Design GameModeEazy, start of the top module:
module GameModeEazy(
input wire clk,
input wire rst,
input wire load,
input wire [63:0] load_board,
input wire [3:0]btn,
input wire [3:0]mode,
output wire [63:0] num,
output wire [15:0] judge
    );
For scale: roughly 6800 cells after synthesis, about 69 flip-flops, roughly 160 I/O pins.
export LEC_CHECK = 0
export CAP_MARGIN = 30
export CELL_PAD_IN_SITES_GLOBAL_PLACEMENT = 3
export CORE_MARGIN = 2
export CORE_UTILIZATION = 40
export CTS_CLUSTER_SIZE = 28
export GPL_TIMING_DRIVEN = 0
export HOLD_SLACK_MARGIN = 0.21
export MAX_ROUTING_LAYER = met5
export MIN_ROUTING_LAYER = met2
export PLACE_DENSITY = 0.54
export SLEW_MARGIN = 15
export TNS_END_PERCENT = 40
create_clock -name core_clock -period 28.0 [get_ports {clk}]
run.sh (not shown) runs the stock make flow with config.mk's settings and CLKGATE_MAP_FILE=.
The baseline aborted during global routing with GRT-0116.
Change:
- CAP_MARGIN: 30 -> 5
- CTS_CLUSTER_SIZE: 28 -> default
- GPL_TIMING_DRIVEN: 0 -> default
- HOLD_SLACK_MARGIN: 0.21 -> default
- MAX_ROUTING_LAYER: met5 -> default
- MIN_ROUTING_LAYER: met2 -> default
- PLACE_DENSITY: 0.54 -> default
- PLACE_DENSITY_LB_ADDON: default -> 0.11
- TNS_END_PERCENT: 40 -> 90
This time the run passed the timing, design-rule and antenna checks.
Synthesized area is unchanged.
Die size stays the same.
Synthesized cell count stays the same.
Change:
- CAP_MARGIN: 5 -> 20
- CELL_PAD_IN_SITES_GLOBAL_PLACEMENT: 3 -> default
- CORE_UTILIZATION: 40 -> 59
- PLACE_DENSITY_LB_ADDON: 0.11 -> default
- SLEW_MARGIN: 15 -> 20
- TNS_END_PERCENT: 90 -> default
- clock period: 28.0 -> 21.9 ns (I/O delays scaled with it)
=>
- Now the flow aborted during global routing, error GRT-0116
- die area shrinks by about 30%
- area after synthesis is unchanged
- synthesized cell count is unchanged


job 101:
Starting RTL as in the previous note.
Settings: LEC_CHECK=0, CAP_MARGIN=20, CELL_PAD_IN_SITES_DETAIL_PLACEMENT=0, CORE_MARGIN=2, CORE_UTILIZATION=50, GPL_ROUTABILITY_DRIVEN=1, MAX_ROUTING_LAYER=met5, PLACE_DENSITY_LB_ADDON=0.2, SETUP_SLACK_MARGIN=5.0, SLEW_MARGIN=15; clock period 31.7 ns.
The inputs of job 102 differ from those of job 101 as listed below.
==> flow/config.mk <==
export PLATFORM = sky130hd
export DESIGN_NAME = GameModeEazy
export DESIGN_NICKNAME = GameModeEazy
export VERILOG_FILES = /design/flow/design.v
export SDC_FILE = /design/flow/constraint.sdc
export NUM_CORES = 4
export LEC_CHECK = 0
export CAP_MARGIN = 20
export CORE_MARGIN = 2
export CORE_UTILIZATION = 58
export GPL_ROUTABILITY_DRIVEN = 1
export SLEW_MARGIN = 20
==> flow/constraint.sdc <==
create_clock -name core_clock -period 21.9 [get_ports {clk}]
set_input_delay 4.3800 -clock core_clock [delete_from_list [all_inputs] [get_ports {clk}]]
set_output_delay 4.3800 -clock core_clock [all_outputs]
set_load 0.01 [all_outputs]
### Flow results
Measured against each other, job 101 and job 102 differ in area of the core region, the lower figure coming from job 102.
Comparing job 101 and job 102, the lower total number of placement rows was measured on job 102.
Job 102 is listed as incomplete: the tool reported an error in 5_1_grt and the run ended there.
Going from job 101 to job 102, number of cells in Yosys stat held steady; register bit count reported by yosys held steady; die size shrank by 14%; post-place setup slack shrank by 3710 ps; synthesis area per yosys held steady.
Between job 101 and job 102, the flow reports buffer count from post-CTS setup fixing increasing by more than half.
| estimated wirelength of the detail-placed design | higher: job 102 |
Job 102 has routability-driven placement congestion ratio above what job 101 had.
Input-level comparison between job 103 and job 102:
--- a/flow/config.mk
+++ b/flow/config.mk
@@ -6,7 +6,15 @@
 export NUM_CORES = 4
 export LEC_CHECK = 0
+export ABC_AREA = 1
 export CAP_MARGIN = 20
-export CORE_MARGIN = 2
-export CORE_UTILIZATION = 58
+export CELL_PAD_IN_SITES_GLOBAL_PLACEMENT = 3
+export CORE_MARGIN = 6
+export CORE_UTILIZATION = 46
+export CTS_CLUSTER_DIAMETER = 105
+export CTS_CLUSTER_SIZE = 53
 export GPL_ROUTABILITY_DRIVEN = 1
+export GPL_TIMING_DRIVEN = 0
+export MAX_ROUTING_LAYER = met4
+export PLACE_DENSITY_LB_ADDON = 0.14
+export SETUP_SLACK_MARGIN = 5.0
 export SLEW_MARGIN = 20
Notes after the runs:
- Job 102 terminated abnormally: 5_1_grt reported GRT-0116.
- Stage in which a tool error killed job 103: 3_1_place_gp_skip_io.
- Job 103 vs. job 102: yosys stat cell total rose 80; mean instance size in the synthesized netlist decreased by about 20% relative to the old numbers; die area went up about 8%.
- Measured against each other, job 103 and job 102 differ in synthesized-area fraction occupied by and/or/nand/nor cells, the lower figure coming from job 102.
- Adder-cell area share of the yosys netlist, job 103 and job 102, lower one = job 102.
- Post-synthesis compound-gate area fraction ended up 33 points lower on job 103 than on job 102.
- Job 103 vs. job 102: synthesized chip area reported by yosys now sits lower; synthesized area lower; number of nets at floorplan climbed 80; portion of the post-synthesis area used by sequential elements saw an increase; count of mapped cells out of synthesis climbed 80.


Setup of build 34:
GameModeEazy again, from the RTL that the note above started with.
// GameModeEazy
module GameModeEazy(
input wire clk,
input wire rst,
input wire load,
input wire [63:0] load_board,
input wire [3:0]btn,
input wire [3:0]mode,
output wire [63:0] num,
output wire [15:0] judge
    );
reg [63:0] num_reg; 
reg [63:0] num_reg_last;
reg [3:0]position_reg;
reg [1:0]count;
assign num = num_reg;
judge m0(.num(num),.judge(judge));
always @ (posedge clk)
if (rst) begin
	num_reg = 64'b0001000000000000000000000000000000000000000000000000000000010000;
	count = 2'b00;
end
else if (load) begin
	num_reg = load_board;
end
else if (mode==4'b0011) begin
	if (count==2'b11) count=2'b00; else count=count+1'b1;
	num_reg_last=num_reg;
		if (btn[0]==1)
		begin		
			if (num_reg[3:0]==4'b0000)
				begin
					num_reg[3:0]=num_reg[19:16];
					num_reg[19:16]=4'b0000;
				end
			if (num_reg[7:4]==4'b0000)
				begin
					num_reg[7:4]=num_reg[23:20];
					num_reg[23:20]=4'b0000;
				end	
			if (num_reg[11:8]==4'b0000)
				begin
					num_reg[11:8]=num_reg[27:24];
					num_reg[27:24]=4'b0000;
				end	
			if (num_reg[15:12]==4'b0000)
				begin
					num_reg[15:12]=num_reg[31:28];
					num_reg[31:28]=4'b0000;
				end	
			if (num_reg[19:16]==4'b0000)
				begin
					num_reg[19:16]=num_reg[35:32];
					num_reg[35:32]=4'b0000;
				end
			if (num_reg[23:20]==4'b0000)
				begin
					num_reg[23:20]=num_reg[39:36];
					num_reg[39:36]=4'b0000;
				end	
			if (num_reg[27:24]==4'b0000)
				begin
					num_reg[27:24]=num_reg[43:40];
					num_reg[43:40]=4'b0000;
				end	
			if (num_reg[31:28]==4'b0000)
				begin
					num_reg[31:28]=num_reg[47:44];
					num_reg[47:44]=4'b0000;
				end	
			if (num_reg[3:0]==4'b0000)
				begin
					num_reg[3:0]=num_reg[19:16];
					num_reg[19:16]=4'b0000;
				end
			if (num_reg[7:4]==4'b0000)
				begin
					num_reg[7:4]=num_reg[23:20];
					num_reg[23:20]=4'b0000;
				end	
			if (num_reg[11:8]==4'b0000)
				begin
					num_reg[11:8]=num_reg[27:24];
					num_reg[27:24]=4'b0000;
				end	
			if (num_reg[15:12]==4'b0000)
				begin
					num_reg[15:12]=num_reg[31:28];
					num_reg[31:28]=4'b0000;
				end	
			if (num_reg[35:32]==4'b0000)
				begin
					num_reg[35:32]=num_reg[51:48];
					num_reg[51:48]=4'b0000;
				end
			if (num_reg[39:36]==4'b0000)
  ...
Settings: LEC_CHECK=0, CAP_MARGIN=20, CELL_PAD_IN_SITES_DETAIL_PLACEMENT=0, CORE_MARGIN=2, CORE_UTILIZATION=34, GPL_ROUTABILITY_DRIVEN=1, MAX_ROUTING_LAYER=met5, PLACE_DENSITY=0.67, SETUP_SLACK_MARGIN=5.0, SLEW_MARGIN=15; clock period 48.1 ns.
Build 34 finished end to end and its layout was clean on timing, DRC and antenna.
### build 34 -> build 32
Settings: MAX_ROUTING_LAYER: met5 -> unset; CELL_PAD_IN_SITES_DETAIL_PLACEMENT: 0 -> unset; PLACE_DENSITY: 0.67 -> unset; SLEW_MARGIN: 15 -> 20; SETUP_SLACK_MARGIN: 5.0 -> unset; CORE_UTILIZATION: 34 -> 30; the clock period (ns, I/O delays scaled along): 48.1 -> 28.0.
Results
- In the metrics for build 32 and build 34, the one carrying the lower largest driver fanout on the critical path is build 32.
- Horizontal die dimension (build 32 vs. build 34) increases by a few percent
- Of build 32 and build 34, build 34 shows the lower core box area, with build 32 above it.
- Relative to build 34, the wire length the detailed router placed on met1 measured on build 32 has increased by a few percent.
- When the final numbers for build 32 and build 34 were put side by side, the growth of design area from synthesis to finish turned out to be smaller in build 34.
- Build 34 -> build 32: area after synthesis flat
diff inputs: build 32 => build 95
Settings: the clock period (ns, I/O delays scaled along) changed from 28.0 to 27.6.
Findings:
Build 95 against build 32: synthesis-to-finish area growth moved up.
Relative to build 32, final area has increased by 4.2% in build 95.
Build 32 vs build 95, end point of the critical path: num_reg[44]$_SDFFE_PP0P_ vs num_reg[8]$_SDFFE_PP0P_


v49:
GameModeEazy again, from the RTL that the note above started with.
## GameModeEazy
module GameModeEazy(
input wire clk,
input wire rst,
input wire load,
input wire [63:0] load_board,
input wire [3:0]btn,
input wire [3:0]mode,
output wire [63:0] num,
output wire [15:0] judge
    );
reg [63:0] num_reg; 
reg [63:0] num_reg_last;
reg [3:0]position_reg;
reg [1:0]count;
assign num = num_reg;
judge m0(.num(num),.judge(judge));
always @ (posedge clk)
if (rst) begin
	num_reg = 64'b0001000000000000000000000000000000000000000000000000000000010000;
	count = 2'b00;
end
else if (load) begin
	num_reg = load_board;
end
else if (mode==4'b0011) begin
	if (count==2'b11) count=2'b00; else count=count+1'b1;
	num_reg_last=num_reg;
		if (btn[0]==1)
		begin		
			if (num_reg[3:0]==4'b0000)
				begin
					num_reg[3:0]=num_reg[19:16];
					num_reg[19:16]=4'b0000;
				end
			if (num_reg[7:4]==4'b0000)
				begin
					num_reg[7:4]=num_reg[23:20];
					num_reg[23:20]=4'b0000;
				end	
			if (num_reg[11:8]==4'b0000)
				begin
					num_reg[11:8]=num_reg[27:24];
					num_reg[27:24]=4'b0000;
				end	
			if (num_reg[15:12]==4'b0000)
				begin
					num_reg[15:12]=num_reg[31:28];
					num_reg[31:28]=4'b0000;
				end	
			if (num_reg[19:16]==4'b0000)
				begin
					num_reg[19:16]=num_reg[35:32];
					num_reg[35:32]=4'b0000;
				end
			if (num_reg[23:20]==4'b0000)
				begin
					num_reg[23:20]=num_reg[39:36];
					num_reg[39:36]=4'b0000;
				end	
			if (num_reg[27:24]==4'b0000)
				begin
					num_reg[27:24]=num_reg[43:40];
					num_reg[43:40]=4'b0000;
				end	
			if (num_reg[31:28]==4'b0000)
				begin
					num_reg[31:28]=num_reg[47:44];
					num_reg[47:44]=4'b0000;
				end	
			if (num_reg[3:0]==4'b0000)
				begin
					num_reg[3:0]=num_reg[19:16];
					num_reg[19:16]=4'b0000;
				end
			if (num_reg[7:4]==4'b0000)
				begin
					num_reg[7:4]=num_reg[23:20];
					num_reg[23:20]=4'b0000;
				end	
			if (num_reg[11:8]==4'b0000)
				begin
					num_reg[11:8]=num_reg[27:24];
					num_reg[27:24]=4'b0000;
				end	
			if (num_reg[15:12]==4'b0000)
				begin
					num_reg[15:12]=num_reg[31:28];
					num_reg[31:28]=4'b0000;
				end	
			if (num_reg[35:32]==4'b0000)
				begin
					num_reg[35:32]=num_reg[51:48];
					num_reg[51:48]=4'b0000;
				end
			if (num_reg[39:36]==4'b0000)
				begin
					num_reg[39:36]=num_reg[55:52];
					num_reg[55:52]=4'b0000;
				end	
  ...
export LEC_CHECK = 0
export ABC_AREA = 1
export CAP_MARGIN = 20
export CELL_PAD_IN_SITES_DETAIL_PLACEMENT = 1
export CELL_PAD_IN_SITES_GLOBAL_PLACEMENT = 2
export CORE_MARGIN = 3
export CORE_UTILIZATION = 31
export CTS_CLUSTER_DIAMETER = 29
export GPL_ROUTABILITY_DRIVEN = 1
export MAX_ROUTING_LAYER = met5
export MIN_ROUTING_LAYER = met1
export PLACE_DENSITY_LB_ADDON = 0.12
export SLEW_MARGIN = 15
create_clock -name core_clock -period 18.3 [get_ports {clk}]
Completing all stages was not enough for v49: its layout failed the final checks because of negative setup slack.
[inputs] v29 vs v49
- MAX_ROUTING_LAYER no longer set, was met5
- SLEW_MARGIN now 20, was 15
- PLACE_DENSITY_LB_ADDON no longer set, was 0.12
- MIN_ROUTING_LAYER no longer set, was met1
- CTS_CLUSTER_DIAMETER no longer set, was 29
- CORE_UTILIZATION now 41, was 31
- CELL_PAD_IN_SITES_DETAIL_PLACEMENT no longer set, was 1
- CELL_PAD_IN_SITES_GLOBAL_PLACEMENT no longer set, was 2
- CORE_MARGIN now 2, was 3
- ABC_AREA no longer set, was 1
- the clock period (ns, I/O delays scaled along) now 27.6, was 18.3
Notes after the runs:
- Against v49 as the reference, v29 delivers a higher slew at the pin with the worst max-slew slack.
- Going from v49 to v29, the die area was shrunk.
- Of v29 and v49, it is v29 that has the higher first-iteration DRC count.
- v29 completed every stage of the flow, and the final layout passed the timing, design-rule and antenna checks.
- [compare] base=v49 new=v29: buffer and inverter count on the worst path fell 20; clock input transition at the sequential cells of the worst setup and hold paths about even; global-route usage rose 11 points.
Modified inputs, v48 compared to v29
- clearing GPL_ROUTABILITY_DRIVEN, which used to be 1
- swapping 41 for 27 in CORE_UTILIZATION
- putting HOLD_SLACK_MARGIN at -0.09 where nothing was set
- swapping 27.6 for 28.0 in the clock period (ns, I/O delays scaled along)
--- outcome ---
- As far as number of logic inverters in the finished layout goes, v29 and v48 are indistinguishable; the numbers are identical.
- Utilization after layout: v48 vs v29 down 16 points
- Run comparison: v48 startpoint of the most critical setup path btn[0]; v29 startpoint of the most critical setup path btn[3]
- Final setup slack of the worst path for v48: 0.70 ns up relative to v29
- v48 ends up with a core box area that is 52% higher than in v29.
- v48 vs v29, via count of the first global-routing pass went up by 204.
Input changes introduced in v46 (baseline for comparison: v48):
- swapping 20 for 30 in CAP_MARGIN
- swapping -0.09 for 0.21 in HOLD_SLACK_MARGIN
- putting PLACE_DENSITY at 0.94 where nothing was set
- putting CTS_CLUSTER_SIZE at 28 where nothing was set
- putting MIN_ROUTING_LAYER at met1 where nothing was set
- putting TNS_END_PERCENT at 40 where nothing was set
- putting CELL_PAD_IN_SITES_GLOBAL_PLACEMENT at 3 where nothing was set
- swapping 20 for 15 in SLEW_MARGIN
- putting MAX_ROUTING_LAYER at met5 where nothing was set
- swapping 27 for 40 in CORE_UTILIZATION
- putting GPL_TIMING_DRIVEN at 1 where nothing was set
==> comparison <==
- Summary of v46 over v48: starting density of the core higher; minimum hold slack lower; die outline height lower; clock network latency to the later pin of the worst-skew pair higher.
- In v46 the ratio of final minimum period to clock period turned out 1.1 points higher than in v48.
- From v48 to v46 the numbers moved as follows: combinational gate area saw an increase, cell total after placement fell by 793, vias per cell went up, combined buffer and inverter count along the critical path fell 1, initial antenna violation count grew by 4.
Input-level comparison between v42 and v46:
- CAP_MARGIN: 30 -> 20
- ABC_AREA: unset -> 0
- MAX_ROUTING_LAYER: met5 -> unset
- TNS_END_PERCENT: 40 -> unset
- PLACE_DENSITY: 0.94 -> unset
- HOLD_SLACK_MARGIN: 0.21 -> -0.09
- CTS_CLUSTER_DIAMETER: unset -> 322
- SLEW_MARGIN: 15 -> 20
- CORE_UTILIZATION: 40 -> 27
- GPL_TIMING_DRIVEN: 1 -> unset
- CTS_CLUSTER_SIZE: 28 -> 100
- CORE_MARGIN: 2 -> 9
- MIN_ROUTING_LAYER: met1 -> unset
==> results <==
- Changes observed in v42 relative to v46: final number of max-transition violations roughly the same, first-pass GRT wire length higher.
- The sequential share of layout area was comparable across v42 and v46.
- v46 has higher met1 usage than v42.
Setup changes, v42 to v7
- CELL_PAD_IN_SITES_GLOBAL_PLACEMENT removed (was 3)
- CORE_UTILIZATION changed from 27 to 40
- PLACE_DENSITY_LB_ADDON newly set to 0.11
- ABC_AREA removed (was 0)
- CTS_CLUSTER_DIAMETER removed (was 322)
- SLEW_MARGIN changed from 20 to 15
- CTS_CLUSTER_SIZE removed (was 100)
- CORE_MARGIN changed from 9 to 2
- HOLD_SLACK_MARGIN removed (was -0.09)
[summary]
- Sort v42 and v7 by register-to-register slack desc -> top: v7
- The area growth from synthesis to final layout of v7 is lower than that of v42.
- v7 gives more fraction of the core area covered by cells at the end of the flow than v42 did.
- v7 ends up with a via count that is about 2.2% higher than in v42.
